==> run a: inputs <==
==> flow/design.v <==
`timescale 1ns / 1ps
module mmd5(
  input clk,
  input reset,
  input [63:0]guess,
  input [6:0]itr,
  input [4:0] r,
  input [31:0] k,
  output cracked,
  output [127:0] digest
);
wire [0:127] passwd_hash = 128'hE8CD0953ABDFDE433DFEC7FAA70DF7F6;
reg [0:127] md5_guess;
assign cracked = (md5_guess==passwd_hash);
assign digest = md5_guess;
reg [31:0]a; 
reg [31:0]b; 
reg [31:0]c; 
reg [31:0]d; 
reg [6:0] nextitr;
reg [31:0]f;
reg [31:0]g;
wire [31:0]w[1:0];
assign w[0]={
  guess[39:32],
  guess[47:40],
  guess[55:48],
  guess[63:56]
};
assign w[1]={
  guess[7:0],
  guess[15:8],
  guess[23:16],
  guess[31:24]
};
function [31:0]leftrotate;
  input [31:0]x;
  input [4:0] c;
  begin
    leftrotate=((x) << (c)) | ((x) >> (32 - (c)));
  end
endfunction
integer j;
always @(posedge clk ) begin
  if(~reset)begin
  md5_guess<=0;
  nextitr <= 1;
  a<=32'h67452301;
  b<=32'hefcdab89;
  c<=32'h98badcfe;
  d<=32'h10325476;
  end
  else if(itr==nextitr)begin
    if(itr<=67)nextitr<=itr+1;
    else nextitr<=0;
    if(itr==0)begin
      a<=32'h67452301;
      b<=32'hefcdab89;
      c<=32'h98badcfe;
      d<=32'h10325476;
    end
    else if(itr>0 && itr<65)begin
      if(itr<=16)begin
        f = (b & c) | ((~b) & d);
        g = itr-1;
      end
      else if(itr<=32)begin
        f = (d & b) | ((~d) & c);
        g = (5*(itr-1)+1 ) & 32'd15;
      end
      else if(itr<=48)begin
        f = b ^ c ^ d;
        g = (3*(itr-1) +5) & 32'd15;
      end
      else if(itr<=64)begin
        f = c ^ (b | (~d));
        g = (7*(itr-1)) & 32'd15;
      end
      d <= c;
      c <= b;
      b <= b + leftrotate((a + f + k + ((g<=1)? w[g]:((g==2)? 128 : ((g==14)? 32'd64:0)))), r); 
      a <= d;
    end 
    if( itr == 65 )begin
      a<= 32'h67452301 + a;
      b<= 32'hefcdab89 + b;
      c<= 32'h98badcfe + c;
      d<= 32'h10325476 + d;
    end 
    if( itr == 66 )begin
      for( j = 0 ; j < 4 ; j = j+1 )begin
        md5_guess[8*(j+0)+:8]<=a[8*j+:8];
        md5_guess[8*(j+4)+:8]<=b[8*j+:8];
        md5_guess[8*(j+8)+:8]<=c[8*j+:8];
        md5_guess[8*(j+12)+:8]<=d[8*j+:8];
      end
    end 
  end
end
endmodule
module md5_crack(
  input          clk,
  input          reset_n,
  input          in_valid,
  output         in_ready,
  input  [63:0]  guess,
  output         out_valid,
  output [127:0] digest,
  output         cracked
);
reg  [6:0]  itr;
reg         busy;
reg  [63:0] guess_q;
wire [5:0]  ridx = (itr>0 && itr<65)? itr-1:63;
function [31:0] kconst;
  input [5:0] i;
  begin
    case (i)
      6'd0: kconst = 32'hd76aa478;
      6'd1: kconst = 32'he8c7b756;
      6'd2: kconst = 32'h242070db;
      6'd3: kconst = 32'hc1bdceee;
      6'd4: kconst = 32'hf57c0faf;
      6'd5: kconst = 32'h4787c62a;
      6'd6: kconst = 32'ha8304613;
      6'd7: kconst = 32'hfd469501;
      6'd8: kconst = 32'h698098d8;
      6'd9: kconst = 32'h8b44f7af;
      6'd10: kconst = 32'hffff5bb1;
      6'd11: kconst = 32'h895cd7be;
      6'd12: kconst = 32'h6b901122;
      6'd13: kconst = 32'hfd987193;
      6'd14: kconst = 32'ha679438e;
      6'd15: kconst = 32'h49b40821;
      6'd16: kconst = 32'hf61e2562;
      6'd17: kconst = 32'hc040b340;
      6'd18: kconst = 32'h265e5a51;
      6'd19: kconst = 32'he9b6c7aa;
      6'd20: kconst = 32'hd62f105d;
      6'd21: kconst = 32'h02441453;
      6'd22: kconst = 32'hd8a1e681;
      6'd23: kconst = 32'he7d3fbc8;
      6'd24: kconst = 32'h21e1cde6;
      6'd25: kconst = 32'hc33707d6;
      6'd26: kconst = 32'hf4d50d87;
      6'd27: kconst = 32'h455a14ed;
      6'd28: kconst = 32'ha9e3e905;
      6'd29: kconst = 32'hfcefa3f8;
      6'd30: kconst = 32'h676f02d9;
      6'd31: kconst = 32'h8d2a4c8a;
      6'd32: kconst = 32'hfffa3942;
      6'd33: kconst = 32'h8771f681;
      6'd34: kconst = 32'h6d9d6122;
      6'd35: kconst = 32'hfde5380c;
      6'd36: kconst = 32'ha4beea44;
      6'd37: kconst = 32'h4bdecfa9;
      6'd38: kconst = 32'hf6bb4b60;
      6'd39: kconst = 32'hbebfbc70;
      6'd40: kconst = 32'h289b7ec6;
      6'd41: kconst = 32'heaa127fa;
      6'd42: kconst = 32'hd4ef3085;
      6'd43: kconst = 32'h04881d05;
      6'd44: kconst = 32'hd9d4d039;
      6'd45: kconst = 32'he6db99e5;
      6'd46: kconst = 32'h1fa27cf8;
      6'd47: kconst = 32'hc4ac5665;
      6'd48: kconst = 32'hf4292244;
      6'd49: kconst = 32'h432aff97;
      6'd50: kconst = 32'hab9423a7;
      6'd51: kconst = 32'hfc93a039;
      6'd52: kconst = 32'h655b59c3;
      6'd53: kconst = 32'h8f0ccc92;
      6'd54: kconst = 32'hffeff47d;
      6'd55: kconst = 32'h85845dd1;
      6'd56: kconst = 32'h6fa87e4f;
      6'd57: kconst = 32'hfe2ce6e0;
      6'd58: kconst = 32'ha3014314;
      6'd59: kconst = 32'h4e0811a1;
      6'd60: kconst = 32'hf7537e82;
      6'd61: kconst = 32'hbd3af235;
      6'd62: kconst = 32'h2ad7d2bb;
      6'd63: kconst = 32'heb86d391;
      default: kconst = 32'h0;
    endcase
  end
endfunction
function [4:0] rconst;
  input [5:0] i;
  begin
    case (i)
      6'd0: rconst = 5'd7;
      6'd1: rconst = 5'd12;
      6'd2: rconst = 5'd17;
      6'd3: rconst = 5'd22;
      6'd4: rconst = 5'd7;
      6'd5: rconst = 5'd12;
      6'd6: rconst = 5'd17;
      6'd7: rconst = 5'd22;
      6'd8: rconst = 5'd7;
      6'd9: rconst = 5'd12;
      6'd10: rconst = 5'd17;
      6'd11: rconst = 5'd22;
      6'd12: rconst = 5'd7;
      6'd13: rconst = 5'd12;
      6'd14: rconst = 5'd17;
      6'd15: rconst = 5'd22;
      6'd16: rconst = 5'd5;
      6'd17: rconst = 5'd9;
      6'd18: rconst = 5'd14;
      6'd19: rconst = 5'd20;
      6'd20: rconst = 5'd5;
      6'd21: rconst = 5'd9;
      6'd22: rconst = 5'd14;
      6'd23: rconst = 5'd20;
      6'd24: rconst = 5'd5;
      6'd25: rconst = 5'd9;
      6'd26: rconst = 5'd14;
      6'd27: rconst = 5'd20;
      6'd28: rconst = 5'd5;
      6'd29: rconst = 5'd9;
      6'd30: rconst = 5'd14;
      6'd31: rconst = 5'd20;
      6'd32: rconst = 5'd4;
      6'd33: rconst = 5'd11;
      6'd34: rconst = 5'd16;
      6'd35: rconst = 5'd23;
      6'd36: rconst = 5'd4;
      6'd37: rconst = 5'd11;
      6'd38: rconst = 5'd16;
      6'd39: rconst = 5'd23;
      6'd40: rconst = 5'd4;
      6'd41: rconst = 5'd11;
      6'd42: rconst = 5'd16;
      6'd43: rconst = 5'd23;
      6'd44: rconst = 5'd4;
      6'd45: rconst = 5'd11;
      6'd46: rconst = 5'd16;
      6'd47: rconst = 5'd23;
      6'd48: rconst = 5'd6;
      6'd49: rconst = 5'd10;
      6'd50: rconst = 5'd15;
      6'd51: rconst = 5'd21;
      6'd52: rconst = 5'd6;
      6'd53: rconst = 5'd10;
      6'd54: rconst = 5'd15;
      6'd55: rconst = 5'd21;
      6'd56: rconst = 5'd6;
      6'd57: rconst = 5'd10;
      6'd58: rconst = 5'd15;
      6'd59: rconst = 5'd21;
      6'd60: rconst = 5'd6;
      6'd61: rconst = 5'd10;
      6'd62: rconst = 5'd15;
      6'd63: rconst = 5'd21;
      default: rconst = 5'd0;
    endcase
  end
endfunction
wire [4:0]  rchoose = rconst(ridx);
wire [31:0] kchoose = kconst(ridx);
assign in_ready  = ~busy | (itr==68);
assign out_valid = busy & (itr==67);
always @(posedge clk) begin
  if (~reset_n) begin
    busy <= 0;
    itr  <= 68;
  end
  else if (in_valid && in_ready) begin
    busy    <= 1;
    itr     <= 0;
    guess_q <= guess;
  end
  else if (busy) begin
    if (itr==68) busy <= 0;
    else itr <= itr+1;
  end
end
mmd5 cracker(
  .clk(clk),
  .reset(reset_n),
  .guess(guess_q),
  .itr(itr),
  .r(rchoose),
  .k(kchoose),
  .cracked(cracked),
  .digest(digest)
);
endmodule
==> flow/run.sh <==
#!/bin/bash
# the make line also repeats each setting of config.mk as NAME=value (left out here)
make -C /OpenROAD-flow-scripts/flow DESIGN_CONFIG=/design/flow/config.mk WORK_HOME=/design/flow/orfs CLKGATE_MAP_FILE= finish
==> flow/config.mk <==
export PLATFORM = sky130hd
export DESIGN_NAME = md5_crack
export DESIGN_NICKNAME = md5_crack
export VERILOG_FILES = /design/flow/design.v
export SDC_FILE = /design/flow/constraint.sdc
export NUM_CORES = 4
export LEC_CHECK = 0
export ABC_AREA = 1
export CAP_MARGIN = 30
export CORE_ASPECT_RATIO = 1.27
export CORE_MARGIN = 7
export CORE_UTILIZATION = 50
export CTS_CLUSTER_SIZE = 31
export GPL_TIMING_DRIVEN = 0
export MAX_ROUTING_LAYER = met4
export MIN_ROUTING_LAYER = met2
export PLACE_DENSITY_LB_ADDON = 0.15
export SETUP_SLACK_MARGIN = 1.17
export SLEW_MARGIN = 5
==> flow/constraint.sdc <==
create_clock -name core_clock -period 16.7 [get_ports {clk}]
set_input_delay 3.3400 -clock core_clock [delete_from_list [all_inputs] [get_ports {clk}]]
set_output_delay 3.3400 -clock core_clock [all_outputs]
set_load 0.01 [all_outputs]
==> run b: changes against run a <==
==> flow/config.mk (replaced) <==
export PLATFORM = sky130hd
export DESIGN_NAME = md5_crack
export DESIGN_NICKNAME = md5_crack
export VERILOG_FILES = /design/flow/design.v
export SDC_FILE = /design/flow/constraint.sdc
export NUM_CORES = 4
export LEC_CHECK = 0
export ABC_AREA = 1
export CAP_MARGIN = 20
export CELL_PAD_IN_SITES_DETAIL_PLACEMENT = 1
export CELL_PAD_IN_SITES_GLOBAL_PLACEMENT = 3
export CORE_MARGIN = 2
export CORE_UTILIZATION = 56
export CTS_CLUSTER_SIZE = 90
export HOLD_SLACK_MARGIN = 0.26
export MIN_ROUTING_LAYER = met2
export PLACE_DENSITY_LB_ADDON = 0.2
export SETUP_SLACK_MARGIN = 1.59
export SLEW_MARGIN = 20
==> flow/constraint.sdc (replaced) <==
create_clock -name core_clock -period 16.9 [get_ports {clk}]
set_input_delay 3.3800 -clock core_clock [delete_from_list [all_inputs] [get_ports {clk}]]
set_output_delay 3.3800 -clock core_clock [all_outputs]
set_load 0.01 [all_outputs]
==> qor summary <==
| metric | run a | run b |
|---|---|---|
| Nets at Floorplan | 4,941 | 4,941 |
| Die span in y | 299 microns | 243 microns |
| AND-OR/OR-AND Cells, Area Fraction | 0.253 | 0.253 |
| Count of mapped cells out of synthesis | 4,691 | 4,691 |
| Dominant cell type by area after synthesis | dfxtp_1 | dfxtp_1 |
| Core region area | 63,200 sq um | 56,400 sq um |
| Effective utilization at floorplan | 0.505 | 0.567 |
| Simple-gate share of the synthesized area | 0.227 | 0.227 |
| Post-Syn Area per Cell | 6.81 sq um | 6.81 sq um |
| Yosys stat area | 32,000 sq um | 32,000 sq um |
| Cell with the most instances after synthesis | nand2_1 | nand2_1 |
| Cell count in the Yosys report | 4,691 | 4,691 |
| Seq/Total Area, Yosys | 0.290 | 0.290 |
| Syn Std Cell Area | 32,000 sq um | 32,000 sq um |
| Die span in x | 238 microns | 243 microns |
| Run status | did not finish | did not finish |
| Last stage reached | 5_1_grt | 3_1_place_gp_skip_io |
| Synth Area in Adders | 0.0874 | 0.0874 |
| Number of enable flip-flop cells | 128 | 128 |
| Xor-xnor portion of the synthesized cell area | 0.0279 | 0.0279 |
| Synthesis warning total | 2 | 2 |
| Total number of placement rows | 104 | 87 |
| FFs w/ async S/R, synth | 0 | 0 |
| Die area | 71,200 sq um | 59,000 sq um |
| Ys flops | 399 | 399 |

==> job 3086 <==
// md5_crack: RTL as listed in full above, without the edits since
clock: 10.0 ns
lec_check: 0
cap_margin: 30
core_aspect_ratio: 1.27
core_margin: 2
core_utilization: 50
gpl_timing_driven: 0
hold_slack_margin: 0.15
min_routing_layer: met2
place_density_lb_addon: 0.15
setup_slack_margin: 1.17
slew_margin: 5
run.sh (not shown) runs the stock make flow with config.mk's settings and CLKGATE_MAP_FILE=.
==> inputs of job 7762, as changes to job 3086 <==
ABC_AREA = 1   (was not set)
CAP_MARGIN = 20   (was 30)
CORE_ASPECT_RATIO = 0.91   (was 1.27)
CORE_UTILIZATION = 40   (was 50)
GPL_TIMING_DRIVEN = not set   (was 0)
HOLD_SLACK_MARGIN = not set   (was 0.15)
MAX_ROUTING_LAYER = met4   (was not set)
MIN_ROUTING_LAYER = not set   (was met2)
PLACE_DENSITY_LB_ADDON = not set   (was 0.15)
SETUP_SLACK_MARGIN = not set   (was 1.17)
SLEW_MARGIN = 20   (was 5)
==> summary of the runs <==
Job 7762 produced a clean layout. Job 3086 ended with an error in 5_1_grt with GRT-0116. Of job 7762 and job 3086, job 3086 has the higher area after synthesis (gap 2.6%, measured against job 3086). Against job 7762, the synthesized cell count of job 3086 is lower by about 7.5%. Of job 7762 and job 3086, job 7762 has the higher die size (gap 21%, measured against job 3086).
==> figures <==
	job 3086	job 7762
Outcome	did not finish	timing/DRC/antenna clean
Last stage reached	5_1_grt	-
Total clock buffers created by CTS	42	47
Yosys chip area	32820 um2	31960 um2
Die height	292.7 um	273.7 um
Final HPWL from detailed placement	142700 um	109300 um
Multiplexer share	0.04551	0.003836
Gate Count Post-Synth	4341	4691
Core area	64770 um2	78840 um2
Total standard cell area after synthesis	32820 um2	31960 um2
Xor/xnor share	0.04414	0.02791
Die X	231.4 um	300.3 um

==> v23 <==
RTL: the design.v shown in full above, as it stands there.
==> flow/config.mk <==
export PLATFORM = sky130hd
export DESIGN_NAME = md5_crack
export DESIGN_NICKNAME = md5_crack
export VERILOG_FILES = /design/flow/design.v
export SDC_FILE = /design/flow/constraint.sdc
export NUM_CORES = 4
export LEC_CHECK = 0
export CAP_MARGIN = 20
export CORE_ASPECT_RATIO = 0.79
export CORE_MARGIN = 2
export CORE_UTILIZATION = 67
export CTS_CLUSTER_DIAMETER = 379
export CTS_CLUSTER_SIZE = 74
export HOLD_SLACK_MARGIN = 0.29
export MAX_ROUTING_LAYER = met4
export PLACE_DENSITY_LB_ADDON = 0.07
export SETUP_SLACK_MARGIN = 1.56
export SLEW_MARGIN = 20
export TNS_END_PERCENT = 20
==> flow/constraint.sdc <==
create_clock -name core_clock -period 5.45 [get_ports {clk}]
set_input_delay 1.0900 -clock core_clock [delete_from_list [all_inputs] [get_ports {clk}]]
set_output_delay 1.0900 -clock core_clock [all_outputs]
set_load 0.01 [all_outputs]
==> v1: changes against v23 <==
==> flow/config.mk (replaced) <==
export PLATFORM = sky130hd
export DESIGN_NAME = md5_crack
export DESIGN_NICKNAME = md5_crack
export VERILOG_FILES = /design/flow/design.v
export SDC_FILE = /design/flow/constraint.sdc
export NUM_CORES = 4
export LEC_CHECK = 0
export CAP_MARGIN = 20
export CORE_MARGIN = 2
export CORE_UTILIZATION = 40
export GPL_TIMING_DRIVEN = 0
export SETUP_SLACK_MARGIN = -0.44
export SLEW_MARGIN = 20
==> flow/constraint.sdc (replaced) <==
create_clock -name core_clock -period 10.0 [get_ports {clk}]
set_input_delay 2.0000 -clock core_clock [delete_from_list [all_inputs] [get_ports {clk}]]
set_output_delay 2.0000 -clock core_clock [all_outputs]
set_load 0.01 [all_outputs]
==> summary of the runs <==
- v1 completed and failed the layout checks on negative setup slack. v23 never finished: it broke off in global routing (5_1_grt).
- Between v23 and v1, the lower die area is in v23 (gap 40%, measured against v1).
- In synthesized area, v1 and v23 do not differ.
- Synthesized cell count is the same in v1 and v23.
